## DE2_115_Project_Top
module DE2_115_Project_Top (
    input  wire        CLOCK_50,
    input  wire        RST,       
    input  wire [3:0]  KEY,       
    input  wire [17:0] SW,        
    output wire [7:0]  LCD_DATA,
    output wire        LCD_RS,
    output wire        LCD_RW,
    output wire        LCD_EN,
    output wire        LCD_ON,   
    output wire        LCD_BLON
);
export LEC_CHECK = 0
export ABC_AREA = 1
export CAP_MARGIN = 20
export CELL_PAD_IN_SITES_DETAIL_PLACEMENT = 2
export CELL_PAD_IN_SITES_GLOBAL_PLACEMENT = 1
export CORE_ASPECT_RATIO = 0.57
export CORE_MARGIN = 2
export CORE_UTILIZATION = 58
export CTS_CLUSTER_DIAMETER = 169
export GPL_ROUTABILITY_DRIVEN = 1
export GPL_TIMING_DRIVEN = 0
export PLACE_DENSITY_LB_ADDON = 0.18
export SLEW_MARGIN = 0
export TNS_END_PERCENT = 35
create_clock -name core_clock -period 5.76 [get_ports {CLOCK_50}]
run.sh (not shown) runs the stock make flow with config.mk's settings and CLKGATE_MAP_FILE=.
The starting point aborted during detailed placement (3_5_place_dp) on DPL-0033.
Next try:
ABC_AREA = unset   (was 1)
CELL_PAD_IN_SITES_DETAIL_PLACEMENT = unset   (was 2)
CELL_PAD_IN_SITES_GLOBAL_PLACEMENT = unset   (was 1)
CORE_ASPECT_RATIO = unset   (was 0.57)
CORE_UTILIZATION = 40   (was 58)
CTS_CLUSTER_DIAMETER = unset   (was 169)
GPL_ROUTABILITY_DRIVEN = unset   (was 1)
GPL_TIMING_DRIVEN = unset   (was 0)
PLACE_DENSITY_LB_ADDON = unset   (was 0.18)
SLEW_MARGIN = 20   (was 0)
TNS_END_PERCENT = unset   (was 35)
clock period = 10.3 ns   (was 5.76 ns; I/O delays follow)
With this change the flow ran to the end with no violations.
Die size is higher by 46%.
Synthesized cell count is lower by 23%.
Area after synthesis is higher by 1.3%.

DE2_115_Project_Top again, from the RTL that the note above started with.
Design DE2_115_Project_Top, start of the top module:
module DE2_115_Project_Top (
    input  wire        CLOCK_50,
    input  wire        RST,       
    input  wire [3:0]  KEY,       
    input  wire [17:0] SW,        
    output wire [7:0]  LCD_DATA,
    output wire        LCD_RS,
    output wire        LCD_RW,
    output wire        LCD_EN,
    output wire        LCD_ON,   
    output wire        LCD_BLON
);
export LEC_CHECK = 0
export CAP_MARGIN = 20
export CELL_PAD_IN_SITES_DETAIL_PLACEMENT = 1
export CORE_ASPECT_RATIO = 0.95
export CORE_MARGIN = 2
export CORE_UTILIZATION = 40
export MIN_ROUTING_LAYER = met2
export SETUP_SLACK_MARGIN = -0.69
export SLEW_MARGIN = 20
export TNS_END_PERCENT = 70
create_clock -name core_clock -period 20.0 [get_ports {CLOCK_50}]
Change:
- CELL_PAD_IN_SITES_DETAIL_PLACEMENT: 1 -> not set
- CORE_ASPECT_RATIO: 0.95 -> not set
- CORE_UTILIZATION: 40 -> 72
- CTS_CLUSTER_DIAMETER: not set -> 93
- MIN_ROUTING_LAYER: met2 -> not set
- SETUP_SLACK_MARGIN: -0.69 -> not set
- TNS_END_PERCENT: 70 -> not set
- clock period: 20.0 -> 6.82 ns (I/O delays scaled with it)
Now the flow completed and failed the layout checks on negative setup slack.
Utilization came out higher by 42 points.
Total power came out higher to 3.0 times its value.
Via count came out lower by roughly a tenth.
Change:
- CTS_CLUSTER_DIAMETER: 93 -> 94
- clock period: 6.82 -> 7.05 ns (I/O delays scaled with it)
Result: The changed run produced a layout that fails on negative setup slack; wire length came out lower by about 10%; via count went down by about 5%; non-clock buffer count drops by 21; clock power goes down by about 11%; cell area fell by 0.31%; count of clock-buffer cells in the layout is lower by 2; global-route usage goes down by 1.4 points; maximum frequency came out higher by about 0.7%; die area does not change.
Change:
- ABC_AREA: not set -> 1
- CTS_CLUSTER_DIAMETER: 94 -> 250
- PLACE_DENSITY_LB_ADDON: not set -> 0.06
- clock period: 7.05 -> 6.82 ns (I/O delays scaled with it)
After rerunning:
- The changed run completed and failed the layout checks on negative setup slack
- non-clock buffer count came out lower by 209
- die size came out lower by 1.3%
- worst setup slack gains 0.48 ns
- sequential share of layout area came out higher by 1.8 points
- maximum frequency came out higher by 10%
- clock power came out higher by 8.2%
- via count came out higher by 5.3%

== run 1 ==
Starting RTL as in the previous note.
export LEC_CHECK = 0
export CAP_MARGIN = 20
export CORE_MARGIN = 2
export CORE_UTILIZATION = 64
export SLEW_MARGIN = 20
create_clock -name core_clock -period 8.25 [get_ports {CLOCK_50}]
In summary, run 1 completed successfully, with a layout that passed the timing, DRC and antenna checks.
The following lists how run 2 was set up differently from run 1:
Settings: setting ABC_AREA to 1 for the first time; setting CTS_CLUSTER_DIAMETER to 94 for the first time; setting CORE_ASPECT_RATIO to 0.91 for the first time; changing CAP_MARGIN from 20 to 0; changing CORE_UTILIZATION from 64 to 72; setting PLACE_DENSITY to 0.41 for the first time; changing the clock period (ns, I/O delays scaled along) from 8.25 to 6.71.
## What came out
In run 2 the implementation completed, yet the final layout does not meet the checks, the culprit being negative setup slack. Run 2 consumes more power than run 1 does. Diff run 1 -> run 2 | unique cell type count in the Yosys netlist | down by more than a quarter. Higher number of multi-input combinational cells in the layout among run 1 and run 2: run 2. Chip area from the yosys synthesis statistics went down slightly going from run 1 to run 2. Taking run 1 as the reference, in run 2 met1 layer usage reported by global route went up by 1.9 points, sequential share of layout area held steady.
The inputs of run 3 differ from those of run 2 as listed below.
Settings: CTS_CLUSTER_DIAMETER changed from 94 to 245; CAP_MARGIN changed from 0 to 20; CORE_ASPECT_RATIO removed (was 0.91); PLACE_DENSITY removed (was 0.41); the clock period (ns, I/O delays scaled along) changed from 6.71 to 6.85.
### Flow results
Run 3 -> stages 100% | layout checks FAIL | negative setup slack. Run 3 ends up with higher share of the cycle needed by the critical path after routing than run 2 does. Between run 3 and run 2, the static leakage does not differ in any meaningful way. Status: async set-reset flop share out of synthesis parity (run 2, run 3). As far as flip-flop count goes, run 2 and run 3 are indistinguishable; the numbers are identical. The global-route usage was comparable across run 3 and run 2. Of run 3 and run 2, the run reporting the higher register fraction of the total cell area was run 2. Run 3 vs run 2, TritonCTS buffer count went up by about 2%. Of run 3 and run 2, the run reporting the lower share of power burned in the clock network was run 2. Worst setup path startpoint = cpu.lcd_value[11]: run 2; worst setup path startpoint = cpu.lcd_value[8]: run 3.
Edits applied to the flow inputs when going from run 3 to run 4:
Settings: CTS_CLUSTER_DIAMETER: 245 -> unset; CELL_PAD_IN_SITES_GLOBAL_PLACEMENT: unset -> 2; SLEW_MARGIN: 20 -> 15; ABC_AREA: 1 -> unset; CORE_UTILIZATION: 72 -> 40; the clock period (ns, I/O delays scaled along): 6.85 -> 20.0.
Notes after the runs:
[run 3] flow finished | final checks: failed | reasons: negative setup slack. Run 4 was carried through to the last stage, and its layout satisfied the timing, DRC and antenna checks. Run 3 -> run 4: total power decreased by more than half. Re width of the chip: run 4 is 34% up on run 3. On final cell count: run 4 sits below run 3. Delta(first-pass GRT wire length, run 4 - run 3) > 0. Final cell area: run 4 below run 3. From run 3 to run 4 the numbers moved as follows: clock buffer instance count of the final layout now larger, global placer's final weighted congestion fell by 12%, final core utilization now smaller.
Power figures rest on the tool's default switching activity, not on a simulated workload.
